<file path="design/flow/design.v">
module mult_unsigned #(
		parameter WIDTHA = 16,
		parameter WIDTHB = 24,
		parameter PIPELINE_DEPTH = 4
)
(
	input clk,rst,
	input [WIDTHA -1 :0] A,
	input [WIDTHB -1 :0] B,
	output [WIDTHA + WIDTHB - 1:0] result
);
reg [WIDTHA -1 :0] rA;
reg [WIDTHB -1 :0] rB;
reg [WIDTHA + WIDTHB - 1:0] M [PIPELINE_DEPTH-1:0];
integer i;
always @(posedge clk or posedge rst)
begin
	if (rst) begin
		rA <= 0;
		rB <= 0;
		for (i=0; i<PIPELINE_DEPTH; i=i+1)
		  M[i] <=0;
		end
	else
	begin
		rA <= A;
		rB <= B;
		M[0] <= rA * rB;
		for (i=0; i<PIPELINE_DEPTH-1; i=i+1)
			M[i+1] <= M[i];
	end
end
assign result = M[PIPELINE_DEPTH-1];
endmodule
</file>
<file path="design/flow/run.sh">
#!/bin/bash
# the make line also repeats each setting of config.mk as NAME=value (left out here)
make -C /OpenROAD-flow-scripts/flow DESIGN_CONFIG=/design/flow/config.mk WORK_HOME=/design/flow/orfs CLKGATE_MAP_FILE= finish
</file>
<file path="design/flow/config.mk">
export PLATFORM = sky130hd
export DESIGN_NAME = mult_unsigned
export DESIGN_NICKNAME = mult_unsigned
export VERILOG_FILES = /design/flow/design.v
export SDC_FILE = /design/flow/constraint.sdc
export NUM_CORES = 4
export LEC_CHECK = 0
export CAP_MARGIN = 20
export CELL_PAD_IN_SITES_GLOBAL_PLACEMENT = 0
export CORE_MARGIN = 2
export CORE_UTILIZATION = 61
export CTS_CLUSTER_SIZE = 35
export HOLD_SLACK_MARGIN = 0.21
export MIN_ROUTING_LAYER = met1
export SLEW_MARGIN = 10
export TNS_END_PERCENT = 50
</file>
<file path="design/flow/constraint.sdc">
create_clock -name core_clock -period 4.9 [get_ports {clk}]
set_input_delay 0.9800 -clock core_clock [delete_from_list [all_inputs] [get_ports {clk}]]
set_output_delay 0.9800 -clock core_clock [all_outputs]
set_load 0.01 [all_outputs]
</file>
==> flow_metrics.env, run 1 <==
# physical design summary
export IMPL_final_util_pct=77.0
export IMPL_grt_usage_pct=28.6
export IMPL_cp_data_arrival_time_ps=6150
export IMPL_syn_inst=1655
export IMPL_cts_root_buf="clkbuf_16"
export IMPL_hold_depth=0
export IMPL_slew_viol_final=0
export IMPL_synth_area_yosys_mm2=0.0175
export IMPL_diodes=0
export IMPL_grt_pass1_vias=13600
export IMPL_fp_dieW_um=174
export IMPL_cp_cell_sequence="buf_4, and2_1, fa_1, inv_1, fa_1, fa_1, inv_1, fa_1, fa_1, inv_1, fa_1, inv_1, ha_4, buf_4, nand2_1, o21bai_1, a31o_1, nand4b_1, a31oi_4, o41ai_2, xor2_1"
export IMPL_dieArea_mm2=0.0301
export IMPL_slowest_stage="fa_1"
export IMPL_synth_warnings=2
export IMPL_pre_cts_slack_ps=-1010
export IMPL_dpl_hpwl_mm=30.9
export IMPL_ys_sh_adder_pct=42.9
export IMPL_fp_util_pct=61.5
export IMPL_dieHeight_um=174
export IMPL_synth_xor_xnor_area_share_pct=1.80
export IMPL_ys_seq_share_pct=28.5
export IMPL_cts_made_buffers=17
export IMPL_min_delay_path_class="reg2reg"
export IMPL_htree_levels=4
export IMPL_setup_tns_ps=-18510
export IMPL_drt_total_wl_mm=40.4
export IMPL_synthTopCellsByCount="inv_1 (353), fa_1 (306), nand2_1 (232)"
export IMPL_required_ps=5280
export IMPL_cp_depth=21
export IMPL_status="finished with violations"
export IMPL_synth_compound_area_share_pct=4.43
export IMPL_finalHoldViolCount=0
export IMPL_startpoint_type="flop"
export IMPL_path_class="reg2reg"
export IMPL_crit_top_cell="fa_1"
export IMPL_gr_total_overflow=0
export IMPL_drc=0
export IMPL_hold_path_startpoint="M[0][10]"
export IMPL_cts_tree="built"
export IMPL_startpoint="rB[12]"
export IMPL_min_period_over_period_pct=118
export IMPL_edf_count=0
export IMPL_cap_viol_max_count=0
export IMPL_clk_pin_slew_ps=80
export IMPL_final_instance_count_excl_fill=2323
export IMPL_drt_iter0_markers=655
export IMPL_rsz0062_at_grt="yes"
export IMPL_crit_family="adder cells"
export IMPL_synth_top_area_share_pct=34.9
export IMPL_ys_types=55
export IMPL_warning_count=33
export IMPL_cp_end_kind="flop"
export IMPL_worstSetupEndpoint="M[0][36]"
export IMPL_critPathMaxStageDelay_ps=560
export IMPL_simple_gate_area_share_pct=13.3
export IMPL_ant_nets=0
export IMPL_synth_avg_cell_area_um2=10.6
export IMPL_fin_nets=2386
export IMPL_num_io_pins=82
export IMPL_synth_most_common_cell="inv_1"
export IMPL_synth_async_sr_flop_share_pct=100
export IMPL_grt_first_pass_wirelength_mm=66.8
export IMPL_syn_area_mm2=0.0175
export IMPL_routabilityCongestion=0.879
export IMPL_setup_violations=30
export IMPL_worst_pin_slew_ps=574
export IMPL_flop_cell="dfrtp_1"
export IMPL_antenna_found_initial=0
export IMPL_min_to="M[1][10]"
export IMPL_cp_max_fo=8
export IMPL_grt_max_degree=119
export IMPL_regToRegSetupSlack_ps=-870
export IMPL_wire_per_inst_um=17.4
export IMPL_yosysTopAreaCell="fa_1"
export IMPL_syn_num_nets=2115
export IMPL_r2r_start="rB[12]"
export IMPL_reg2regPathDepth=21
export IMPL_numPortBuffers=81
export IMPL_relSlewSlack_pct=61.7
export IMPL_finalCriticalPeriod_ps=5770
export IMPL_finClkSkew_ps=17.7
export IMPL_firstDrtPassIters=6
export IMPL_vias=12200
export IMPL_timing_rr_end="M[0][36]"
export IMPL_fmax_mhz=173
export IMPL_synthTopCellsByArea="fa_1 (35%), dfrtp_1 (29%), ha_1 (8.0%)"
export IMPL_core_mm2=0.0285
export IMPL_topCombFamilyByArea="adder cells"
export IMPL_worst_slack_ps=-874
export IMPL_place_area_mm2=0.0202
export IMPL_syn_to_final_growth_pct=25.2
export IMPL_critPathBufInv=6
export IMPL_clockBufferDepth=2
export IMPL_design_area_mm2=0.0220
export IMPL_fillCellCount=1977
export IMPL_post_place_cells=2242
export IMPL_clk_latency_ps=470
export IMPL_numSynthFlops=200
export IMPL_cts_sinks=200
export IMPL_vias_per_cell=5.27
export IMPL_violations="negative setup slack"
export IMPL_yosys_cells=1655
export IMPL_mux_share_pct=0
export IMPL_num_rows=62
export IMPL_timing_hold_ws_ps=345
==> per-layer routing <==
metal,vias up,routed length [um],track usage (%)
met5,-,0,0
met4,0,1640,12.5
met3,113,1630,4.25
met2,334,21900,50.9
met1,6365,15300,34.8
li1,5428,-,-
==> final cells by class <==
| type | count | area (um^2) | share of cell area [%] |
|---|---|---|---|
| multi-input cells | 1036 | 11500 | 52.4 |
| flip-flops and latches | 200 | 5030 | 22.9 |
| repair buffers | 318 | 2990 | 13.6 |
| inverters | 353 | 1330 | 6.05 |
| well taps | 384 | 480 | 2.19 |
| clock buffers | 18 | 429 | 1.95 |
| clock inverters | 14 | 211 | 0.962 |
==> timing repair <==
action / in CTS / in global routing
hold buffers: 0 / 0
pin swaps: 51 / 41
endpoints found under the setup margin: 29 / 31
setup buffers: 32 / 17
gates cloned: 1 / 0
resized: 107 / 65
==> run 2, diff against run 1 <==
Settings changed: CELL_PAD_IN_SITES_GLOBAL_PLACEMENT 0 to unset, CORE_UTILIZATION 61 to 72, CTS_CLUSTER_SIZE 35 to unset, HOLD_SLACK_MARGIN 0.21 to unset, MAX_ROUTING_LAYER set to met4, MIN_ROUTING_LAYER met1 to unset, PLACE_DENSITY_LB_ADDON set to 0.07, SETUP_SLACK_MARGIN set to 2.17, SLEW_MARGIN 10 to 20, TNS_END_PERCENT 50 to unset.
Clock period 4.9 ns to 7.4 ns, I/O delays scaled along.
==> flow_metrics.env, run 2 <==
# physical design summary
export IMPL_synthTopCellsByCount="inv_1 (353), fa_1 (306), nand2_1 (232)"
export IMPL_firstDrtPassIters=8
export IMPL_ant_nets=0
export IMPL_syn_inst=1655
export IMPL_grt_first_pass_wirelength_mm=76.3
export IMPL_status="complete, no violations"
export IMPL_hold_path_startpoint="M[0][2]"
export IMPL_crit_top_cell="fa_1"
export IMPL_cap_viol_max_count=0
export IMPL_grt_busiest_layer="met2"
export IMPL_drc=0
export IMPL_finClkSkew_ps=26.3
export IMPL_worstSetupEndpoint="M[0][32]"
export IMPL_rsz0062_at_grt="yes"
export IMPL_timing_rr_end="M[0][32]"
export IMPL_ys_sh_adder_pct=42.9
export IMPL_dieArea_mm2=0.0256
export IMPL_core_mm2=0.0241
export IMPL_yosys_cells=1655
export IMPL_cp_cell_sequence="buf_12, buf_4, nand2_1, fa_1, fa_1, fa_1, inv_1, fa_1, fa_1, inv_1, fa_1, inv_1, ha_4, nand2_2, nor2_1, o311ai_4, nand4b_1, a31oi_4, buf_4, o31ai_2, xnor2_1"
export IMPL_regToRegSetupSlack_ps=1300
export IMPL_grtUsageMet1_pct=44.0
export IMPL_cts_sinks=200
export IMPL_numSynthFlops=200
export IMPL_routabilityCongestion=0.933
export IMPL_met3_usage_pct=11.4
export IMPL_clockBufferDepth=2
export IMPL_slew_viol_final=0
export IMPL_fmax_mhz=164
export IMPL_synth_async_sr_flop_share_pct=100
export IMPL_min_period_over_period_pct=82.4
export IMPL_synth_avg_cell_area_um2=10.6
export IMPL_synth_area_yosys_mm2=0.0175
export IMPL_grt_usage_pct=41.4
export IMPL_synth_top_area_share_pct=34.9
export IMPL_hold_depth=0
export IMPL_syn_num_nets=2115
export IMPL_clk_latency_ps=470
export IMPL_warning_count=29
export IMPL_syn_to_final_growth_pct=21.3
export IMPL_min_delay_path_class="reg2reg"
export IMPL_r2r_start="rA[2]"
export IMPL_timing_hold_ws_ps=344
export IMPL_fin_nets=2278
export IMPL_cts_made_buffers=17
export IMPL_finalHoldViolCount=0
export IMPL_gr_total_overflow=0
export IMPL_numPortBuffers=81
export IMPL_relSlewSlack_pct=31.7
export IMPL_startpoint="rA[2]"
export IMPL_num_rows=57
export IMPL_setup_violations=0
export IMPL_slowest_stage="dfrtp_4"
export IMPL_cp_max_fo=9
export IMPL_worst_pin_slew_ps=1020
export IMPL_met2_usage_pct=66.3
export IMPL_dieHeight_um=160
export IMPL_yosysTopAreaCell="fa_1"
export IMPL_grt_max_degree=73
export IMPL_antenna_found_initial=0
export IMPL_cts_root_buf="clkbuf_16"
export IMPL_path_class="reg2reg"
export IMPL_edf_count=0
export IMPL_worst_slack_ps=1300
export IMPL_crit_family="adder cells"
export IMPL_wire_per_inst_um=24.4
export IMPL_cp_depth=21
export IMPL_critPathMaxStageDelay_ps=550
export IMPL_setup_tns_ps=0
export IMPL_clk_pin_slew_ps=90
export IMPL_required_ps=7770
export IMPL_reg2regPathDepth=21
export IMPL_drt_iter0_markers=1533
export IMPL_ys_seq_share_pct=28.5
export IMPL_ys_types=55
export IMPL_num_io_pins=82
export IMPL_syn_area_mm2=0.0175
export IMPL_drt_total_wl_mm=52.7
export IMPL_simple_gate_area_share_pct=13.3
export IMPL_synthTopCellsByArea="fa_1 (35%), dfrtp_1 (29%), ha_1 (8.0%)"
export IMPL_min_to="M[1][2]"
export IMPL_critPathBufInv=6
export IMPL_pre_cts_slack_ps=930
export IMPL_fp_dieW_um=160
export IMPL_cp_data_arrival_time_ps=6470
export IMPL_cp_end_kind="flop"
export IMPL_synth_most_common_cell="inv_1"
export IMPL_cts_tree="built"
export IMPL_dpl_hpwl_mm=27.8
export IMPL_fp_util_pct=72.8
export IMPL_htree_levels=4
export IMPL_finalCriticalPeriod_ps=6100
export IMPL_mux_share_pct=0
export IMPL_flop_cell="dfrtp_1"
export IMPL_grt_pass1_vias=14500
export IMPL_synth_xor_xnor_area_share_pct=1.80
export IMPL_vias=13200
export IMPL_topCombFamilyByArea="adder cells"
export IMPL_synth_compound_area_share_pct=4.43
export IMPL_vias_per_cell=6.14
export IMPL_startpoint_type="flop"
export IMPL_synth_warnings=2
run 2: per-layer routing:
metal  wire, um  vias up  part of all wire, %
li1           -     5207                    -
met1      16000     6585                   30
met2      25800     1014                   49
met3       5590      442                   11
met4       5250        0                   10
met5          0        -                    0
run 2: layout make-up:
type                       instances  area [um^2]
clock inverter                    15          229
inverter                         353         1330
tap                              324          405
timing repair buffer             210         2140
antenna                            2         5.00
sequential                       200         5120
multi-input combinational       1036        11600
clock buffer                      17          425
fill                            1019         2820
run 2: timing repair:
item                       in CTS  in global routing
setup buffers                  88                 36
cloned                          0                  1
setup endpoints to repair      29                 30
hold buffers                    0                  0
resized                       152                 88
pin swaps                      44                 72
run 2: per-stage QoR:
| step | cell area [um^2] | utilization [%] | cells |
|---|---|---|---|
| after global routing | 21300 | 88.3 | 2155 |
| after CTS | 20600 | 85.4 | 2118 |
| after global placement | 18600 | 77.2 | 1998 |
| after floorplan | 17800 | - | 1655 |
| after detailed placement | 18600 | 77.2 | 1998 |
| final | 21300 | 88.3 | 2157 |
==> run 3, diff against run 2 <==
Settings changed: ABC_AREA set to 1, CAP_MARGIN 20 to 5, CELL_PAD_IN_SITES_GLOBAL_PLACEMENT set to 0, CTS_CLUSTER_SIZE set to 96, HOLD_SLACK_MARGIN set to -0.08, MAX_ROUTING_LAYER met4 to unset, MIN_ROUTING_LAYER set to met1, PLACE_DENSITY set to 0.67, PLACE_DENSITY_LB_ADDON 0.07 to unset, SETUP_SLACK_MARGIN 2.17 to 1.72, SLEW_MARGIN 20 to 10, TNS_END_PERCENT set to 50.
Clock period 7.4 ns to 5.79 ns, I/O delays scaled along.
==> flow_metrics.env, run 3 <==
# physical design summary
export IMPL_ant_nets=0
export IMPL_place_area_mm2=0.0198
export IMPL_synth_top_area_share_pct=33.2
export IMPL_min_to="M[1][8]"
export IMPL_mux_share_pct=0
export IMPL_syn_area_mm2=0.0184
export IMPL_drt_iter0_markers=2346
export IMPL_critPathBufInv=4
export IMPL_htree_levels=4
export IMPL_cap_viol_max_count=0
export IMPL_flop_cell="dfrtp_1"
export IMPL_synth_warnings=2
export IMPL_slowest_stage="fa_1"
export IMPL_startpoint_type="flop"
export IMPL_path_class="reg2reg"
export IMPL_min_delay_path_class="reg2reg"
export IMPL_cts_root_buf="clkbuf_16"
export IMPL_num_io_pins=82
export IMPL_crit_family="adder cells"
export IMPL_cts_tree="built"
export IMPL_flop_area_mm2=0.00505
export IMPL_yosysTopAreaCell="fa_1"
export IMPL_worstSetupEndpoint="M[0][35]"
export IMPL_timing_rr_end="M[0][35]"
export IMPL_firstDrtPassIters=9
export IMPL_grt_usage_pct=39.8
export IMPL_yosys_cells=2087
export IMPL_dieArea_mm2=0.0269
export IMPL_violations="negative setup slack"
export IMPL_rsz0062_at_grt="yes"
export IMPL_ys_types=23
export IMPL_synthTopCellsByCount="inv_1 (619), nand2_1 (572), fa_1 (306)"
export IMPL_routabilityCongestion=0.918
export IMPL_reg2regPathDepth=21
export IMPL_finalHoldViolCount=0
export IMPL_warning_count=36
export IMPL_min_period_over_period_pct=101
export IMPL_comb_area_mm2=0.0117
export IMPL_fmax_mhz=170
export IMPL_cp_cell_sequence="nand2_1, inv_1, fa_1, fa_1, fa_1, fa_2, fa_1, inv_1, fa_1, inv_2, ha_4, nand2_2, inv_2, nand2_1, nand2_1, a31oi_1, nand2_2, nand2_1, nand2_1, nand2_1, nand2_1"
export IMPL_topCombFamilyByArea="adder cells"
export IMPL_relSlewSlack_pct=20.4
export IMPL_vias_per_cell=6.15
export IMPL_synth_compound_area_share_pct=1.68
export IMPL_grt_first_pass_wirelength_mm=79.6
export IMPL_fin_nets=2729
export IMPL_status="finished with violations"
export IMPL_startpoint="rA[15]"
export IMPL_final_util_pct=89.2
export IMPL_worst_slack_ps=-79.9
export IMPL_synth_most_common_cell="inv_1"
export IMPL_synth_avg_cell_area_um2=8.84
export IMPL_ys_seq_share_pct=27.1
export IMPL_numSynthFlops=200
export IMPL_worst_pin_slew_ps=1190
export IMPL_core_mm2=0.0252
export IMPL_syn_inst=2087
export IMPL_cp_max_fo=13
export IMPL_cts_hold_buf=0
export IMPL_cts_sinks=200
export IMPL_syn_to_final_growth_pct=21.8
export IMPL_simple_gate_area_share_pct=15.0
export IMPL_cts_made_buffers=17
export IMPL_cp_depth=21
export IMPL_design_area_mm2=0.0225
export IMPL_synthTopCellsByArea="fa_1 (33%), dfrtp_1 (27%), inv_1 (13%)"
export IMPL_drt_total_wl_mm=63.0
export IMPL_setup_violations=4
export IMPL_syn_num_nets=2547
export IMPL_regToRegSetupSlack_ps=-80
export IMPL_numPortBuffers=81
export IMPL_synth_area_yosys_mm2=0.0184
export IMPL_finClkSkew_ps=21.1
export IMPL_fp_util_pct=73.2
export IMPL_wire_per_inst_um=24.0
export IMPL_required_ps=6130
export IMPL_ys_sh_adder_pct=40.8
export IMPL_vias=16100
export IMPL_antenna_found_initial=9
export IMPL_r2r_start="rA[15]"
export IMPL_clk_pin_slew_ps=100
export IMPL_grt_max_degree=146
export IMPL_grt_pass1_vias=15800
export IMPL_drc=0
export IMPL_synth_async_sr_flop_share_pct=100
export IMPL_clockBufferDepth=2
export IMPL_crit_top_cell="nand2_1"
export IMPL_num_rows=58
export IMPL_fp_dieW_um=164
export IMPL_critPathMaxStageDelay_ps=770
export IMPL_clk_latency_ps=460
export IMPL_gr_total_overflow=0
export IMPL_cp_end_kind="flop"
export IMPL_hold_depth=0
export IMPL_slew_viol_final=0
export IMPL_finalCriticalPeriod_ps=5870
export IMPL_synth_xor_xnor_area_share_pct=1.04
export IMPL_cp_data_arrival_time_ps=6200
export IMPL_fillCellCount=1063
export IMPL_edf_count=0
export IMPL_dieHeight_um=164
export IMPL_hold_path_startpoint="M[0][8]"
export IMPL_dpl_hpwl_mm=34.2
-- run 3: metal layers --
layer,GRT usage (%),up-vias,part of all wire [%]
met1,46.8,7602,29
met3,10.2,724,14
li1,-,6204,-
met2,65.9,1558,46
met4,24.5,18,11
met5,0,-,0.81
-- run 3: stage by stage --
stage / std cells / worst slack, ps / hold slack [ps] / TNS (ps)
floorplan: 2087 / 537 / 331 / 0
global placement: 2475 / 33.3 / 332 / 0
detailed placement: 2475 / 19.1 / 335 / 0
CTS: 2568 / 493 / 343 / 0
global route: 2615 / -148 / 340 / -446
finish: 2619 / -79.9 / 335 / -158
-- run 3: repair_timing --
item / CTS / global route
buffers inserted: 61 / 42
setup endpoints to repair: 34 / 34
pin swaps: 35 / 86
resized: 161 / 149
cloned: 0 / 2
-- run 3: layout make-up --
| class | count | share of cell area, % |
|---|---|---|
| well taps | 330 | 1.84 |
| clock inverters | 14 | 0.846 |
| diodes | 7 | 0.0780 |
| multi-input cells | 1185 | 51.9 |
| repair buffers | 243 | 10.5 |
| clock buffers | 18 | 1.95 |
| flip-flops and latches | 200 | 22.5 |
| inverters | 622 | 10.5 |
==> run 4, diff against run 3 <==
Settings changed: CAP_MARGIN 5 to 20, CELL_PAD_IN_SITES_GLOBAL_PLACEMENT 0 to unset, CTS_CLUSTER_SIZE 96 to unset, HOLD_SLACK_MARGIN -0.08 to unset, MIN_ROUTING_LAYER met1 to unset, PLACE_DENSITY 0.67 to 0.38, SETUP_SLACK_MARGIN 1.72 to unset, SLEW_MARGIN 10 to 20, TNS_END_PERCENT 50 to 100.
Clock period 5.79 ns to 4.44 ns, I/O delays scaled along.
==> flow_metrics.env, run 4 <==
# physical design summary
export IMPL_dieArea_mm2=0.0269
export IMPL_yosys_cells=2087
export IMPL_fp_dieW_um=164
export IMPL_core_mm2=0.0252
export IMPL_clockBufferDepth=2
export IMPL_flop_cell="dfrtp_1"
export IMPL_yosysTopAreaCell="fa_1"
export IMPL_numPortBuffers=81
export IMPL_syn_inst=2087
export IMPL_syn_area_mm2=0.0184
export IMPL_post_place_cells=2570
export IMPL_routabilityCongestion=0.979
export IMPL_place_area_mm2=0.0211
export IMPL_simple_gate_area_share_pct=15.0
export IMPL_synth_warnings=2
export IMPL_ys_seq_share_pct=27.1
export IMPL_topCombFamilyByArea="adder cells"
export IMPL_synthTopCellsByArea="fa_1 (33%), dfrtp_1 (27%), inv_1 (13%)"
export IMPL_mux_share_pct=0
export IMPL_ys_sh_adder_pct=40.8
export IMPL_haltStage="global routing (5_1_grt)"
export IMPL_num_rows=58
export IMPL_cts_made_buffers=17
export IMPL_gr_total_overflow=53
export IMPL_dpl_hpwl_mm=36.9
export IMPL_synth_top_area_share_pct=33.2
export IMPL_synth_avg_cell_area_um2=8.84
export IMPL_cts_sinks=200
export IMPL_syn_num_nets=2547
export IMPL_pre_cts_slack_ps=-1110
export IMPL_fp_util_pct=73.2
export IMPL_error_line="[ERROR GRT-0232] Routing congestion too high. Check the congestion heatmap in the GUI."
export IMPL_synth_compound_area_share_pct=1.68
export IMPL_synthTopCellsByCount="inv_1 (619), nand2_1 (572), fa_1 (306)"
export IMPL_edf_count=0
export IMPL_cts_root_buf="clkbuf_16"
export IMPL_htree_levels=4
export IMPL_synth_async_sr_flop_share_pct=100
export IMPL_numSynthFlops=200
export IMPL_num_io_pins=82
export IMPL_synth_xor_xnor_area_share_pct=1.04
export IMPL_dieHeight_um=164
export IMPL_synth_area_yosys_mm2=0.0184
export IMPL_grt_usage_pct=71.3
export IMPL_synth_most_common_cell="inv_1"
export IMPL_status="did not finish"
export IMPL_ys_types=23
[run 4: what timing repair did]
action	4_1_cts
buffers inserted	30
pin swaps	46
cloned	1
hold buffers	0
setup endpoints to repair	32
resized	143
[run 4: layer usage]
layer,GRT usage (%),GRT overflow
met5,30.3,0
met2,86.7,28
met3,61.3,0
met1,71.1,1
met4,63.7,24
==> run 5, diff against run 4 <==
Settings changed: ABC_AREA 1 to unset, CAP_MARGIN 20 to 30, CELL_PAD_IN_SITES_GLOBAL_PLACEMENT set to 3, CORE_ASPECT_RATIO set to 0.89, CORE_UTILIZATION 72 to 39, CTS_CLUSTER_SIZE set to 69, GPL_ROUTABILITY_DRIVEN set to 0, MAX_ROUTING_LAYER set to met4, MIN_ROUTING_LAYER set to met2, PLACE_DENSITY 0.38 to unset, PLACE_DENSITY_LB_ADDON set to 0.05, SETUP_SLACK_MARGIN set to 2.06, SLEW_MARGIN 20 to 30, TNS_END_PERCENT 100 to 20.
Clock period 4.44 ns to 9.76 ns, I/O delays scaled along.
==> flow_metrics.env, run 5 <==
# physical design summary
export IMPL_ys_seq_share_pct=28.5
export IMPL_status="complete, no violations"
export IMPL_relSlewSlack_pct=32.1
export IMPL_finalHoldViolCount=0
export IMPL_synth_compound_area_share_pct=4.43
export IMPL_critPathBufInv=3
export IMPL_cp_cell_sequence="nand2_1, fa_1, inv_1, fa_1, fa_1, fa_1, fa_1, inv_1, fa_1, inv_1, ha_1, and3_4, nand4_4, nor4_1, o21ai_0, nand3_1, a31oi_1, or3_1, nand3_1"
export IMPL_cts_tree="built"
export IMPL_slowest_stage="dfrtp_1"
export IMPL_crit_top_cell="fa_1"
export IMPL_synth_most_common_cell="inv_1"
export IMPL_clk_latency_ps=500
export IMPL_startpoint="rA[10]"
export IMPL_warning_count=28
export IMPL_fp_dieW_um=229
export IMPL_worstSetupEndpoint="M[0][38]"
export IMPL_setup_tns_ps=0
export IMPL_rsz0062_at_grt="no"
export IMPL_r2r_start="rA[10]"
export IMPL_vias=14500
export IMPL_numSynthFlops=200
export IMPL_fp_util_pct=39.4
export IMPL_dieHeight_um=204
export IMPL_num_rows=73
export IMPL_gr_total_overflow=0
export IMPL_crit_family="adder cells"
export IMPL_hold_depth=0
export IMPL_syn_area_mm2=0.0175
export IMPL_cp_data_arrival_time_ps=7090
export IMPL_grt_max_degree=128
export IMPL_synth_warnings=2
export IMPL_cts_hold_buf=0
export IMPL_vias_per_cell=6.29
export IMPL_synth_avg_cell_area_um2=10.6
export IMPL_grt_pass1_vias=18100
export IMPL_final_instance_count_excl_fill=2310
export IMPL_synth_top_area_share_pct=34.9
export IMPL_ant_nets=0
export IMPL_firstDrtPassIters=6
export IMPL_comb_area_mm2=0.0109
export IMPL_finClkSkew_ps=23.6
export IMPL_startpoint_type="flop"
export IMPL_yosysTopAreaCell="fa_1"
export IMPL_clockBufferDepth=2
export IMPL_yosys_cells=1655
export IMPL_synth_area_yosys_mm2=0.0175
export IMPL_setup_violations=0
export IMPL_htree_levels=4
export IMPL_drc=0
export IMPL_min_period_over_period_pct=68.3
export IMPL_fin_nets=2155
export IMPL_path_class="reg2reg"
export IMPL_reg2regPathDepth=19
export IMPL_min_to="M[1][12]"
export IMPL_antenna_found_initial=2
export IMPL_syn_num_nets=2115
export IMPL_dpl_hpwl_mm=32.1
export IMPL_cp_end_kind="flop"
export IMPL_flop_area_mm2=0.00501
export IMPL_required_ps=10190
export IMPL_cts_setup_buffers=0
export IMPL_regToRegSetupSlack_ps=3100
export IMPL_drt_total_wl_mm=42.9
export IMPL_min_delay_path_class="reg2reg"
export IMPL_syn_inst=1655
export IMPL_synthTopCellsByArea="fa_1 (35%), dfrtp_1 (29%), ha_1 (8.0%)"
export IMPL_numPortBuffers=81
export IMPL_topCombFamilyByArea="adder cells"
export IMPL_worst_pin_slew_ps=1020
export IMPL_num_io_pins=82
export IMPL_wire_per_inst_um=18.6
export IMPL_flop_cell="dfrtp_1"
export IMPL_dieArea_mm2=0.0467
export IMPL_simple_gate_area_share_pct=13.3
export IMPL_fillCellCount=4396
export IMPL_cts_made_buffers=17
export IMPL_cts_resized=0
export IMPL_synthTopCellsByCount="inv_1 (353), fa_1 (306), nand2_1 (232)"
export IMPL_grt_usage_pct=30.8
export IMPL_synth_async_sr_flop_share_pct=100
export IMPL_drt_iter0_markers=1352
export IMPL_finalCriticalPeriod_ps=6660
export IMPL_synth_xor_xnor_area_share_pct=1.80
export IMPL_cap_viol_max_count=0
export IMPL_grt_first_pass_wirelength_mm=69.0
export IMPL_ys_types=55
export IMPL_critPathMaxStageDelay_ps=1000
export IMPL_cts_sinks=200
export IMPL_cts_root_buf="clkbuf_16"
export IMPL_slew_viol_final=0
export IMPL_core_mm2=0.0446
export IMPL_post_place_cells=2276
export IMPL_timing_rr_end="M[0][38]"
export IMPL_hold_path_startpoint="M[0][12]"
export IMPL_clk_pin_slew_ps=90
export IMPL_cp_depth=19
export IMPL_fmax_mhz=150
export IMPL_cp_max_fo=24
export IMPL_edf_count=0
export IMPL_ys_sh_adder_pct=42.9
export IMPL_syn_to_final_growth_pct=11.2
export IMPL_mux_share_pct=0
==> run 5: routing by layer <==
metal,vias to the layer above,share of wire (%),track usage (%)
li1,4956,-,-
met1,5853,0,-
met2,3580,59,36.9
met3,130,37,38.8
met4,0,3.6,4.52
met5,-,0,-
==> run 5: through the flow <==
step | setup WS [ps] | utilization, % | instance area [um^2] | hold WS, ps
after detailed placement | 3130 | 42.4 | 18900 | 335
after global placement | 3180 | 42.4 | 18900 | 332
after global routing | 2770 | 43.8 | 19500 | 344
final | 3100 | 43.8 | 19500 | 340
after floorplan | 2350 | - | 17500 | 331
after CTS | 3110 | 43.8 | 19500 | 346
==> run 5: final cells by class <==
class / count / area share (%)
Inverter: 353 / 6.83
Timing Repair Buffer: 87 / 4.40
Antenna cell: 2 / 0.0256
Clock buffer: 17 / 2.18
Tap cell: 600 / 3.85
Multi-Input combinational cell: 1036 / 56.1
Clock inverter: 15 / 0.961
Sequential cell: 200 / 25.7
==> run 6, diff against run 5 <==
Settings changed: CAP_MARGIN 30 to 20, CELL_PAD_IN_SITES_GLOBAL_PLACEMENT 3 to unset, CORE_ASPECT_RATIO 0.89 to unset, CORE_UTILIZATION 39 to 40, CTS_CLUSTER_SIZE 69 to unset, GPL_ROUTABILITY_DRIVEN 0 to unset, MAX_ROUTING_LAYER met4 to unset, MIN_ROUTING_LAYER met2 to unset, PLACE_DENSITY_LB_ADDON 0.05 to unset, SETUP_SLACK_MARGIN 2.06 to 0.62, SLEW_MARGIN 30 to 20, TNS_END_PERCENT 20 to unset.
Clock period 9.76 ns to 6.61 ns, I/O delays scaled along.
==> flow_metrics.env, run 6 <==
# physical design summary
export IMPL_syn_inst=1655
export IMPL_startpoint_type="flop"
export IMPL_numPortBuffers=81
export IMPL_numSynthFlops=200
export IMPL_fp_dieW_um=213
export IMPL_ant_nets=0
export IMPL_ys_types=55
export IMPL_setup_tns_ps=0
export IMPL_synthTopCellsByCount="inv_1 (353), fa_1 (306), nand2_1 (232)"
export IMPL_routabilityCongestion=0.871
export IMPL_timing_rr_end="M[0][23]"
export IMPL_grt_usage_pct=18.2
export IMPL_fp_util_pct=40.7
export IMPL_worstSetupEndpoint="M[0][23]"
export IMPL_timing_hold_ws_ps=346
export IMPL_synth_most_common_cell="inv_1"
export IMPL_finClkSkew_ps=16.6
export IMPL_cts_hold_buf=0
export IMPL_synth_avg_cell_area_um2=10.6
export IMPL_reg2regPathDepth=21
export IMPL_edf_count=0
export IMPL_cp_max_fo=15
export IMPL_path_class="reg2reg"
export IMPL_slowest_stage="dfrtp_4"
export IMPL_clk_pin_slew_ps=70
export IMPL_critPathBufInv=5
export IMPL_firstDrtPassIters=5
export IMPL_syn_num_nets=2115
export IMPL_topCombFamilyByArea="adder cells"
export IMPL_htree_levels=4
export IMPL_cp_cell_sequence="buf_4, and2_1, fa_1, inv_1, fa_1, inv_1, ha_1, fa_1, inv_1, fa_1, inv_1, fa_1, ha_4, o211ai_1, o21ai_2, o21ai_2, nand2_1, a21o_1, a211o_1, a31oi_2, xnor2_2"
export IMPL_dieArea_mm2=0.0456
export IMPL_critPathMaxStageDelay_ps=590
export IMPL_cts_sinks=200
export IMPL_vias=11400
export IMPL_synthTopCellsByArea="fa_1 (35%), dfrtp_1 (29%), ha_1 (8.0%)"
export IMPL_place_area_mm2=0.0191
export IMPL_cap_viol_max_count=0
export IMPL_ys_seq_share_pct=28.5
export IMPL_fillCellCount=4057
export IMPL_syn_to_final_growth_pct=17.5
export IMPL_grt_max_degree=134
export IMPL_crit_top_cell="fa_1"
export IMPL_crit_family="adder cells"
export IMPL_synth_area_yosys_mm2=0.0175
export IMPL_fmax_mhz=170
export IMPL_synth_compound_area_share_pct=4.43
export IMPL_core_mm2=0.0432
export IMPL_gr_total_overflow=0
export IMPL_status="complete, no violations"
export IMPL_regToRegSetupSlack_ps=740
export IMPL_vias_per_cell=4.82
export IMPL_required_ps=6980
export IMPL_grt_pass1_vias=12700
export IMPL_r2r_start="rA[2]"
export IMPL_diodes=0
export IMPL_cts_made_buffers=17
export IMPL_warning_count=29
export IMPL_drc=0
export IMPL_synth_warnings=2
export IMPL_dpl_hpwl_mm=30.5
export IMPL_finalCriticalPeriod_ps=5870
export IMPL_grt_first_pass_wirelength_mm=64.2
export IMPL_mux_share_pct=0
export IMPL_min_delay_path_class="reg2reg"
export IMPL_cp_depth=21
export IMPL_yosysTopAreaCell="fa_1"
export IMPL_dieHeight_um=213
export IMPL_cp_end_kind="flop"
export IMPL_drt_total_wl_mm=39.1
export IMPL_flop_area_mm2=0.00508
export IMPL_worst_pin_slew_ps=935
export IMPL_num_rows=76
export IMPL_comb_area_mm2=0.0113
export IMPL_fin_nets=2230
export IMPL_clk_latency_ps=460
export IMPL_drt_iter0_markers=592
export IMPL_num_io_pins=82
export IMPL_wire_per_inst_um=16.5
export IMPL_flop_cell="dfrtp_1"
export IMPL_clockBufferDepth=2
export IMPL_cts_tree="built"
export IMPL_antenna_found_initial=0
export IMPL_simple_gate_area_share_pct=13.3
export IMPL_synth_top_area_share_pct=34.9
export IMPL_slew_viol_final=0
export IMPL_setup_violations=0
export IMPL_relSlewSlack_pct=37.7
export IMPL_syn_area_mm2=0.0175
export IMPL_min_period_over_period_pct=88.7
export IMPL_cts_root_buf="clkbuf_16"
export IMPL_rsz0062_at_grt="yes"
export IMPL_hold_path_startpoint="M[2][26]"
export IMPL_ys_sh_adder_pct=42.9
export IMPL_yosys_cells=1655
export IMPL_finalHoldViolCount=0
export IMPL_min_to="M[3][26]"
export IMPL_cp_data_arrival_time_ps=6230
export IMPL_design_area_mm2=0.0206
export IMPL_synth_async_sr_flop_share_pct=100
export IMPL_synth_xor_xnor_area_share_pct=1.80
export IMPL_startpoint="rA[2]"
export IMPL_hold_depth=0
run 6: repair_timing:
| action | CTS | global route |
|---|---|---|
| hold endpoints to repair | 0 | 0 |
| endpoints found under the setup margin | 17 | 19 |
| buffers inserted | 25 | 26 |
| gates resized | 49 | 80 |
| pin swaps | 2 | 39 |
run 6: area by class of cell:
| cell class | count | area share [%] |
|---|---|---|
| multi-input combinational | 1036 | 54.8 |
| sequential | 200 | 24.7 |
| timing repair buffer | 162 | 7.56 |
| inverter | 353 | 6.44 |
| tap | 585 | 3.55 |
| clock buffer | 19 | 2.20 |
| clock inverter | 13 | 0.783 |
run 6: stage by stage:
stage | worst slack [ps] | instances | utilization (%)
after floorplan | 867 | 1655 | -
after global placement | 324 | 2285 | 44.2
after detailed placement | 210 | 2285 | 44.2
after CTS | 627 | 2342 | 46.3
after global routing | 544 | 2368 | 47.8
final | 745 | 2368 | 47.8
run 6: per-layer routing:
metal  wire [um]  global-route usage, %
met2       21100                   33.4
met5           0                      0
met4        1050                   5.72
met3        1460                   2.50
met1       15500                   22.1
==> run 7, diff against run 6 <==
Settings changed: ABC_AREA set to 1, CELL_PAD_IN_SITES_GLOBAL_PLACEMENT set to 0, CORE_ASPECT_RATIO set to 0.91, CORE_UTILIZATION 40 to 72, CTS_CLUSTER_SIZE set to 96, MIN_ROUTING_LAYER set to met1, PLACE_DENSITY set to 0.67, SETUP_SLACK_MARGIN 0.62 to -0.39, SLEW_MARGIN 20 to 10, TNS_END_PERCENT set to 50.
Clock period 6.61 ns to 5.03 ns, I/O delays scaled along.
==> flow_metrics.env, run 7 <==
# physical design summary
export IMPL_fp_dieW_um=172
export IMPL_dieArea_mm2=0.0269
export IMPL_violations="negative setup slack"
export IMPL_ys_types=23
export IMPL_edf_count=0
export IMPL_reg2regPathDepth=23
export IMPL_clk_pin_slew_ps=90
export IMPL_critPathBufInv=7
export IMPL_drt_iter0_markers=2104
export IMPL_synth_compound_area_share_pct=1.68
export IMPL_finClkSkew_ps=18.7
export IMPL_min_to="M[2][26]"
export IMPL_vias=15600
export IMPL_hold_depth=0
export IMPL_fin_nets=2752
export IMPL_critPathMaxStageDelay_ps=850
export IMPL_hold_path_startpoint="M[1][26]"
export IMPL_numPortBuffers=81
export IMPL_vias_per_cell=5.89
export IMPL_crit_family="adder cells"
export IMPL_status="finished with violations"
export IMPL_antenna_found_initial=6
export IMPL_fmax_mhz=169
export IMPL_numSynthFlops=200
export IMPL_worst_slack_ps=-890
export IMPL_cts_hold_buf=0
export IMPL_syn_num_nets=2547
export IMPL_synthTopCellsByCount="inv_1 (619), nand2_1 (572), fa_1 (306)"
export IMPL_finalCriticalPeriod_ps=5920
export IMPL_syn_area_mm2=0.0184
export IMPL_core_mm2=0.0250
export IMPL_cap_viol_max_count=0
export IMPL_gr_total_overflow=0
export IMPL_cts_sinks=200
export IMPL_mux_share_pct=0
export IMPL_clockBufferDepth=2
export IMPL_rsz0062_at_grt="yes"
export IMPL_drt_total_wl_mm=59.3
export IMPL_cp_max_fo=4
export IMPL_dieHeight_um=157
export IMPL_cp_data_arrival_time_ps=6270
export IMPL_regToRegSetupSlack_ps=-890
export IMPL_dpl_hpwl_mm=37.0
export IMPL_ys_seq_share_pct=27.1
export IMPL_htree_levels=4
export IMPL_num_io_pins=82
export IMPL_crit_top_cell="fa_1"
export IMPL_finalHoldViolCount=0
export IMPL_synth_most_common_cell="inv_1"
export IMPL_clk_latency_ps=460
export IMPL_flop_cell="dfrtp_1"
export IMPL_worst_pin_slew_ps=905
export IMPL_synth_avg_cell_area_um2=8.84
export IMPL_cts_root_buf="clkbuf_16"
export IMPL_synth_warnings=2
export IMPL_ant_nets=0
export IMPL_grt_first_pass_wirelength_mm=84.4
export IMPL_startpoint_type="flop"
export IMPL_topCombFamilyByArea="adder cells"
export IMPL_slowest_stage="fa_1"
export IMPL_firstDrtPassIters=9
export IMPL_synth_async_sr_flop_share_pct=100
export IMPL_cts_made_buffers=17
export IMPL_grt_pass1_vias=16700
export IMPL_cp_end_kind="flop"
export IMPL_grt_max_degree=110
export IMPL_synth_area_yosys_mm2=0.0184
export IMPL_pre_cts_slack_ps=-603
export IMPL_cp_depth=23
export IMPL_setup_violations=30
export IMPL_cp_cell_sequence="buf_6, nand2_1, inv_1, fa_1, inv_1, fa_2, fa_1, inv_2, fa_1, fa_1, inv_1, fa_2, inv_2, ha_4, nand2_4, inv_2, nand2_4, nor2_4, nand4_1, nand3_4, nand2_4, nand3_1, nand2_1"
export IMPL_wire_per_inst_um=22.4
export IMPL_warning_count=34
export IMPL_startpoint="rB[13]"
export IMPL_yosysTopAreaCell="fa_1"
export IMPL_cts_tree="built"
export IMPL_required_ps=5370
export IMPL_timing_hold_ws_ps=345
export IMPL_synth_xor_xnor_area_share_pct=1.04
export IMPL_synth_top_area_share_pct=33.2
export IMPL_r2r_start="rB[13]"
export IMPL_fp_util_pct=73.6
export IMPL_worstSetupEndpoint="M[0][30]"
export IMPL_syn_inst=2087
export IMPL_ys_sh_adder_pct=40.8
export IMPL_grt_usage_pct=42.1
export IMPL_synthTopCellsByArea="fa_1 (33%), dfrtp_1 (27%), inv_1 (13%)"
export IMPL_routabilityCongestion=0.956
export IMPL_slew_viol_final=0
export IMPL_min_delay_path_class="reg2reg"
export IMPL_path_class="reg2reg"
export IMPL_num_rows=55
export IMPL_timing_rr_end="M[0][30]"
export IMPL_min_period_over_period_pct=118
export IMPL_simple_gate_area_share_pct=15.0
export IMPL_syn_to_final_growth_pct=20.2
export IMPL_relSlewSlack_pct=39.6
export IMPL_yosys_cells=2087
export IMPL_drc=0
-- run 7: area by class of cell --
class | count | area [um^2]
flip-flops and latches | 200 | 5030
well taps | 342 | 428
fillers | 1144 | 2880
clock inverters | 12 | 109
multi-input cells | 1185 | 11300
clock buffers | 20 | 457
inverters | 622 | 2340
repair buffers | 266 | 2470
diodes | 6 | 15.0
-- run 7: through the flow --
step	instances	TNS (ps)	instance area, um^2	util, %
5_1_grt	2647	-26470	22200	88.4
4_1_cts	2633	-8820	21600	86.4
3_5_place_dp	2581	-13620	20700	82.6
2_1_floorplan	2087	-4360	18400	-
6_report	2653	-19390	22200	88.5
3_3_place_gp	2581	-10920	20700	82.6
-- run 7: timing repair --
action / in CTS / in global routing
setup endpoints to repair: 27 / 26
setup buffers: 20 / 19
gates resized: 54 / 108
cloned: 0 / 1
pin swaps: 11 / 29
-- run 7: metal layers --
layer  vias to the layer above  wire [um]  track usage, %
met4                         9       5790            29.1
met3                       596       7440            13.5
met1                      7428      18200            47.2
li1                       6242          -               -
met2                      1352      27700            68.9
met5                         -        214           0.567
==> run 8, diff against run 7 <==
Settings changed: ABC_AREA 1 to unset, CELL_PAD_IN_SITES_GLOBAL_PLACEMENT 0 to unset, CORE_ASPECT_RATIO 0.91 to unset, CORE_MARGIN 2 to 5, CORE_UTILIZATION 72 to 61, CTS_CLUSTER_DIAMETER set to 171, CTS_CLUSTER_SIZE 96 to unset, GPL_ROUTABILITY_DRIVEN set to 0, MIN_ROUTING_LAYER met1 to unset, PLACE_DENSITY 0.67 to unset, PLACE_DENSITY_LB_ADDON set to 0.11, SETUP_SLACK_MARGIN -0.39 to -0.6, SLEW_MARGIN 10 to 40, TNS_END_PERCENT 50 to unset.
Clock period 5.03 ns to 10.8 ns, I/O delays scaled along.
==> flow_metrics.env, run 8 <==
# physical design summary
export IMPL_timing_hold_ws_ps=347
export IMPL_numPortBuffers=81
export IMPL_cap_viol_max_count=0
export IMPL_setup_tns_ps=0
export IMPL_synth_most_common_cell="inv_1"
export IMPL_finalHoldViolCount=0
export IMPL_worstSetupEndpoint="M[0][39]"
export IMPL_synth_xor_xnor_area_share_pct=1.80
export IMPL_cp_max_fo=24
export IMPL_ys_types=55
export IMPL_critPathBufInv=3
export IMPL_fin_nets=2151
export IMPL_crit_family="adder cells"
export IMPL_yosys_cells=1655
export IMPL_cp_end_kind="flop"
export IMPL_min_to="M[2][14]"
export IMPL_topCombFamilyByArea="adder cells"
export IMPL_cp_depth=18
export IMPL_diodes=0
export IMPL_reg2regPathDepth=18
export IMPL_critPathMaxStageDelay_ps=910
export IMPL_cp_data_arrival_time_ps=6860
export IMPL_vias=11200
export IMPL_cts_root_buf="clkbuf_16"
export IMPL_final_instance_count_excl_fill=2088
export IMPL_cts_sinks=200
export IMPL_ys_sh_adder_pct=42.9
export IMPL_cp_cell_sequence="nand2_1, fa_1, fa_1, fa_1, inv_1, fa_1, fa_1, inv_1, fa_1, inv_1, ha_1, a21oi_2, nor2b_1, or4_4, o21ai_2, o211ai_4, o21a_1, o211a_1"
export IMPL_numSynthFlops=200
export IMPL_grt_pass1_vias=12200
export IMPL_synthTopCellsByCount="inv_1 (353), fa_1 (306), nand2_1 (232)"
export IMPL_hold_path_startpoint="M[1][14]"
export IMPL_drt_total_wl_mm=35.8
export IMPL_post_place_cells=2055
export IMPL_synthTopCellsByArea="fa_1 (35%), dfrtp_1 (29%), ha_1 (8.0%)"
export IMPL_fp_util_pct=61.5
export IMPL_wire_per_inst_um=17.2
export IMPL_warning_count=28
export IMPL_crit_top_cell="fa_1"
export IMPL_setup_violations=0
export IMPL_cts_tree="built"
export IMPL_grt_usage_pct=23.8
export IMPL_syn_area_mm2=0.0175
export IMPL_core_mm2=0.0285
export IMPL_grt_first_pass_wirelength_mm=61.3
export IMPL_synth_top_area_share_pct=34.9
export IMPL_gr_total_overflow=0
export IMPL_num_io_pins=82
export IMPL_cts_made_buffers=17
export IMPL_simple_gate_area_share_pct=13.3
export IMPL_synth_warnings=2
export IMPL_rsz0062_at_grt="no"
export IMPL_dieArea_mm2=0.0323
export IMPL_edf_count=0
export IMPL_flop_cell="dfrtp_1"
export IMPL_htree_levels=4
export IMPL_cts_hold_buf=0
export IMPL_drc=0
export IMPL_firstDrtPassIters=5
export IMPL_drt_iter0_markers=591
export IMPL_dpl_hpwl_mm=27.5
export IMPL_yosysTopAreaCell="fa_1"
export IMPL_relSlewSlack_pct=42.2
export IMPL_slowest_stage="dfrtp_1"
export IMPL_fp_dieW_um=180
export IMPL_required_ps=11150
export IMPL_syn_num_nets=2115
export IMPL_syn_to_final_growth_pct=9.48
export IMPL_cts_resized=0
export IMPL_fmax_mhz=154
export IMPL_clk_pin_slew_ps=90
export IMPL_clockBufferDepth=2
export IMPL_ys_seq_share_pct=28.5
export IMPL_worst_pin_slew_ps=867
export IMPL_path_class="reg2reg"
export IMPL_startpoint_type="flop"
export IMPL_antenna_found_initial=0
export IMPL_startpoint="rA[2]"
export IMPL_min_period_over_period_pct=60.3
export IMPL_hold_depth=0
export IMPL_cts_setup_buffers=0
export IMPL_finClkSkew_ps=20.4
export IMPL_grt_max_degree=129
export IMPL_timing_rr_end="M[0][39]"
export IMPL_synth_compound_area_share_pct=4.43
export IMPL_synth_avg_cell_area_um2=10.6
export IMPL_finalCriticalPeriod_ps=6510
export IMPL_final_util_pct=67.3
export IMPL_vias_per_cell=5.37
export IMPL_r2r_start="rA[2]"
export IMPL_slew_viol_final=0
export IMPL_min_delay_path_class="reg2reg"
export IMPL_status="complete, no violations"
export IMPL_synth_area_yosys_mm2=0.0175
export IMPL_syn_inst=1655
export IMPL_mux_share_pct=0
export IMPL_regToRegSetupSlack_ps=4290
export IMPL_ant_nets=0
export IMPL_dieHeight_um=180
export IMPL_clk_latency_ps=470
export IMPL_synth_async_sr_flop_share_pct=100
export IMPL_num_rows=62
run 8: layer usage:
| metal | vias up | GRT usage (%) | share of wire (%) | wire, um |
|---|---|---|---|---|
| met3 | 80 | 3.40 | 4.4 | 1580 |
| met1 | 5862 | 29.3 | 37 | 13400 |
| met4 | 0 | 11.6 | 4.5 | 1600 |
| met2 | 312 | 41.6 | 54 | 19300 |
| li1 | 4959 | - | - | - |
| met5 | - | 0 | 0 | 0 |
run 8: layout make-up:
cell class / instances / area, um^2
Multi-Input combinational cell: 1036 / 10900
Sequential cell: 200 / 5020
Tap cell: 384 / 480
Timing Repair Buffer: 83 / 833
Clock buffer: 18 / 439
Inverter: 353 / 1340
Clock inverter: 14 / 153
Fill cell: 2252 / 9340
run 8: metrics by stage:
| step | setup slack, ps | instance area [um^2] |
|---|---|---|
| 4_1_cts | 4230 | 19200 |
| 3_3_place_gp | 4390 | 18600 |
| 5_1_grt | 4030 | 19200 |
| 2_1_floorplan | 3190 | 17500 |
| 3_5_place_dp | 4280 | 18600 |
| 6_report | 4290 | 19200 |
==> run 9, diff against run 8 <==
Settings changed: ABC_AREA set to 1, CORE_MARGIN 5 to 2, CORE_UTILIZATION 61 to 71, CTS_CLUSTER_DIAMETER 171 to 201, CTS_CLUSTER_SIZE set to 90, GPL_ROUTABILITY_DRIVEN 0 to unset, PLACE_DENSITY set to 0.35, PLACE_DENSITY_LB_ADDON 0.11 to unset, SETUP_SLACK_MARGIN -0.6 to unset, SLEW_MARGIN 40 to 20.
Clock period 10.8 ns to 4.86 ns, I/O delays scaled along.
==> flow_metrics.env, run 9 <==
# physical design summary
export IMPL_error_line="[ERROR GRT-0232] Routing congestion too high. Check the congestion heatmap in the GUI."
export IMPL_numSynthFlops=200
export IMPL_cts_made_buffers=17
export IMPL_core_mm2=0.0253
export IMPL_gr_total_overflow=84
export IMPL_fp_util_pct=72.8
export IMPL_yosysTopAreaCell="fa_1"
export IMPL_mux_share_pct=0
export IMPL_num_rows=58
export IMPL_cts_root_buf="clkbuf_16"
export IMPL_fp_dieW_um=165
export IMPL_topCombFamilyByArea="adder cells"
export IMPL_yosys_cells=2087
export IMPL_edf_count=0
export IMPL_synth_area_yosys_mm2=0.0184
export IMPL_synth_async_sr_flop_share_pct=100
export IMPL_simple_gate_area_share_pct=15.0
export IMPL_pre_cts_slack_ps=-761
export IMPL_synthTopCellsByArea="fa_1 (33%), dfrtp_1 (27%), inv_1 (13%)"
export IMPL_synthTopCellsByCount="inv_1 (619), nand2_1 (572), fa_1 (306)"
export IMPL_dpl_hpwl_mm=38.9
export IMPL_synth_compound_area_share_pct=1.68
export IMPL_synth_avg_cell_area_um2=8.84
export IMPL_synth_warnings=2
export IMPL_synth_xor_xnor_area_share_pct=1.04
export IMPL_cts_sinks=200
export IMPL_ys_seq_share_pct=27.1
export IMPL_synth_most_common_cell="inv_1"
export IMPL_cts_hold_buf=0
export IMPL_routabilityCongestion=0.952
export IMPL_num_io_pins=82
export IMPL_syn_area_mm2=0.0184
export IMPL_clockBufferDepth=2
export IMPL_ys_types=23
export IMPL_status="did not finish"
export IMPL_dieArea_mm2=0.0273
export IMPL_flop_cell="dfrtp_1"
export IMPL_haltStage="global routing (5_1_grt)"
export IMPL_dieHeight_um=165
export IMPL_numPortBuffers=81
export IMPL_syn_inst=2087
export IMPL_grt_usage_pct=77.9
export IMPL_synth_top_area_share_pct=33.2
export IMPL_ys_sh_adder_pct=40.8
export IMPL_syn_num_nets=2547
export IMPL_htree_levels=4
## run 9: per-stage QoR
| step | utilization [%] | cells | cell area, um^2 |
|---|---|---|---|
| 4_1_cts | 89.5 | 2656 | 22700 |
| 3_5_place_dp | 83.3 | 2575 | 21100 |
| 3_3_place_gp | 83.3 | 2575 | 21100 |
| 2_1_floorplan | - | 2087 | 19100 |
## run 9: routing by layer
layer / GRT overflow / track usage, %
met5: 0 / 46.0
met4: 46 / 75.7
met3: 2 / 70.0
met2: 36 / 90.2
met1: 0 / 75.9
## run 9: repair_timing
item	CTS
resized	153
endpoints found under the setup margin	31
pin swaps	67
buffers inserted	54
==> run 10, diff against run 9 <==
Settings changed: CAP_MARGIN 20 to 35, CELL_PAD_IN_SITES_DETAIL_PLACEMENT set to 2, CORE_ASPECT_RATIO set to 1.78, CORE_MARGIN 2 to 7, CORE_UTILIZATION 71 to 58, CTS_CLUSTER_DIAMETER 201 to unset, CTS_CLUSTER_SIZE 90 to 71, GPL_TIMING_DRIVEN set to 0, HOLD_SLACK_MARGIN set to 0.11, PLACE_DENSITY 0.35 to unset, SLEW_MARGIN 20 to 30, TNS_END_PERCENT set to 20.
Clock period 4.86 ns to 7.19 ns, I/O delays scaled along.
==> flow_metrics.env, run 10 <==
# physical design summary
export IMPL_ys_seq_share_pct=27.1
export IMPL_syn_inst=2087
export IMPL_simple_gate_area_share_pct=15.0
export IMPL_ys_sh_adder_pct=40.8
export IMPL_dieArea_mm2=0.0372
export IMPL_synth_async_sr_flop_share_pct=100
export IMPL_syn_num_nets=2547
export IMPL_fp_dieW_um=148
export IMPL_synth_avg_cell_area_um2=8.84
export IMPL_edf_count=0
export IMPL_num_rows=87
export IMPL_num_io_pins=82
export IMPL_synth_area_yosys_mm2=0.0184
export IMPL_synth_warnings=2
export IMPL_synth_xor_xnor_area_share_pct=1.04
export IMPL_synth_most_common_cell="inv_1"
export IMPL_numPortBuffers=81
export IMPL_status="did not finish"
export IMPL_dieHeight_um=252
export IMPL_numSynthFlops=200
export IMPL_synthTopCellsByArea="fa_1 (33%), dfrtp_1 (27%), inv_1 (13%)"
export IMPL_synth_top_area_share_pct=33.2
export IMPL_flop_cell="dfrtp_1"
export IMPL_syn_area_mm2=0.0184
export IMPL_yosysTopAreaCell="fa_1"
export IMPL_fp_util_pct=58.6
export IMPL_topCombFamilyByArea="adder cells"
export IMPL_haltStage="detailed placement (3_5_place_dp)"
export IMPL_error_line="[ERROR DPL-0033] detailed placement checks failed during check placement."
export IMPL_core_mm2=0.0315
export IMPL_yosys_cells=2087
export IMPL_mux_share_pct=0
export IMPL_synthTopCellsByCount="inv_1 (619), nand2_1 (572), fa_1 (306)"
export IMPL_ys_types=23
export IMPL_synth_compound_area_share_pct=1.68
export IMPL_routabilityCongestion=0.983
-- run 10: through the flow --
stage / cells / TNS [ps] / cell area, um^2 / setup slack, ps
after global placement: 2568 / -379080 / 19800 / -1940
after floorplan: 2087 / 0 / 18400 / 298
==> run 11, diff against run 10 <==
Settings changed: CAP_MARGIN 35 to 20, CELL_PAD_IN_SITES_DETAIL_PLACEMENT 2 to unset, CORE_ASPECT_RATIO 1.78 to unset, CORE_MARGIN 7 to 2, CORE_UTILIZATION 58 to 62, CTS_CLUSTER_SIZE 71 to unset, GPL_TIMING_DRIVEN 0 to unset, HOLD_SLACK_MARGIN 0.11 to unset, SLEW_MARGIN 30 to 20, TNS_END_PERCENT 20 to unset.
Clock period 7.19 ns to 6.06 ns, I/O delays scaled along.
==> flow_metrics.env, run 11 <==
# physical design summary
export IMPL_pre_cts_slack_ps=179
export IMPL_topCombFamilyByArea="adder cells"
export IMPL_cp_depth=22
export IMPL_cap_viol_max_count=0
export IMPL_grt_max_degree=198
export IMPL_finalHoldViolCount=0
export IMPL_timing_hold_ws_ps=341
export IMPL_hold_path_startpoint="M[2][12]"
export IMPL_r2r_start="rB[14]"
export IMPL_fp_dieW_um=176
export IMPL_syn_inst=2087
export IMPL_synth_most_common_cell="inv_1"
export IMPL_grt_usage_pct=28.7
export IMPL_min_delay_path_class="reg2reg"
export IMPL_critPathMaxStageDelay_ps=820
export IMPL_syn_area_mm2=0.0184
export IMPL_htree_levels=4
export IMPL_synth_avg_cell_area_um2=8.84
export IMPL_finalCriticalPeriod_ps=5720
export IMPL_grt_pass1_vias=13400
export IMPL_numPortBuffers=81
export IMPL_mux_share_pct=0
export IMPL_ys_types=23
export IMPL_routabilityCongestion=0.920
export IMPL_cts_tree="built"
export IMPL_synth_xor_xnor_area_share_pct=1.04
export IMPL_timing_rr_end="M[0][39]"
export IMPL_min_to="M[3][12]"
export IMPL_post_place_cells=2510
export IMPL_gr_total_overflow=0
export IMPL_regToRegSetupSlack_ps=340
export IMPL_grt_first_pass_wirelength_mm=68.2
export IMPL_ys_sh_adder_pct=40.8
export IMPL_ant_nets=0
export IMPL_slowest_stage="dfrtp_1"
export IMPL_synth_area_yosys_mm2=0.0184
export IMPL_cp_cell_sequence="nand2_1, fa_1, inv_1, fa_1, inv_1, fa_1, inv_1, fa_1, fa_1, inv_1, fa_1, inv_1, ha_1, nand2_1, inv_1, nand2_2, nor2_2, nand4_1, nand3_2, nand2_1, nand3_1, nand2_1"
export IMPL_core_mm2=0.0295
export IMPL_required_ps=6410
export IMPL_worst_pin_slew_ps=955
export IMPL_status="complete, no violations"
export IMPL_rsz0062_at_grt="no"
export IMPL_fillCellCount=2346
export IMPL_reg2regPathDepth=22
export IMPL_fp_util_pct=62.5
export IMPL_dieHeight_um=176
export IMPL_crit_family="adder cells"
export IMPL_path_class="reg2reg"
export IMPL_clockBufferDepth=2
export IMPL_drc=0
export IMPL_num_io_pins=82
export IMPL_synth_async_sr_flop_share_pct=100
export IMPL_flop_cell="dfrtp_1"
export IMPL_min_period_over_period_pct=94.4
export IMPL_simple_gate_area_share_pct=15.0
export IMPL_firstDrtPassIters=5
export IMPL_vias=12700
export IMPL_worstSetupEndpoint="M[0][39]"
export IMPL_vias_per_cell=5.00
export IMPL_startpoint="rB[14]"
export IMPL_critPathBufInv=6
export IMPL_syn_to_final_growth_pct=10.6
export IMPL_warning_count=31
export IMPL_synth_compound_area_share_pct=1.68
export IMPL_synthTopCellsByArea="fa_1 (33%), dfrtp_1 (27%), inv_1 (13%)"
export IMPL_worst_slack_ps=342
export IMPL_antenna_found_initial=0
export IMPL_fmax_mhz=175
export IMPL_cp_data_arrival_time_ps=6070
export IMPL_synth_warnings=2
export IMPL_clk_pin_slew_ps=80
export IMPL_synth_top_area_share_pct=33.2
export IMPL_yosysTopAreaCell="fa_1"
export IMPL_num_rows=63
export IMPL_cts_made_buffers=17
export IMPL_cts_root_buf="clkbuf_16"
export IMPL_yosys_cells=2087
export IMPL_fin_nets=2600
export IMPL_cp_max_fo=16
export IMPL_slew_viol_final=0
export IMPL_cp_end_kind="flop"
export IMPL_diodes=0
export IMPL_setup_tns_ps=0
export IMPL_dpl_hpwl_mm=32.5
export IMPL_dieArea_mm2=0.0311
export IMPL_relSlewSlack_pct=36.3
export IMPL_edf_count=0
export IMPL_clk_latency_ps=460
export IMPL_final_instance_count_excl_fill=2543
export IMPL_wire_per_inst_um=16.0
export IMPL_ys_seq_share_pct=27.1
export IMPL_synthTopCellsByCount="inv_1 (619), nand2_1 (572), fa_1 (306)"
export IMPL_hold_depth=0
export IMPL_drt_total_wl_mm=40.8
export IMPL_cts_sinks=200
export IMPL_numSynthFlops=200
export IMPL_setup_violations=0
export IMPL_finClkSkew_ps=12.6
export IMPL_syn_num_nets=2547
export IMPL_startpoint_type="flop"
export IMPL_drt_iter0_markers=832
## run 11: repair_timing
item,4_1_cts,5_1_grt
hold buffers,0,0
gates resized,0,8
buffers inserted,0,0
endpoints found under the setup margin,0,10
## run 11: layer usage
layer | track usage [%] | vias up | part of all wire, %
li1 | - | 5917 | -
met1 | 41.3 | 6248 | 45
met2 | 44.0 | 493 | 45
met3 | 6.22 | 69 | 8.3
met4 | 8.99 | 0 | 2.1
met5 | 0 | - | 0
## run 11: metrics by stage
stage          utilization (%)  area (um^2)
2_1_floorplan                -        18400
3_3_place_gp              66.9        19700
3_5_place_dp              66.9        19700
4_1_cts                   69.0        20300
5_1_grt                   69.1        20400
6_report                  69.1        20400
## run 11: layout make-up
class,count,area (um^2),share of cell area (%)
inverter,622,2340,11.5
multi-input combinational,1185,10800,53.0
tap,390,488,2.39
sequential,200,5010,24.6
clock buffer,18,439,2.15
clock inverter,14,176,0.865
timing repair buffer,114,1130,5.54
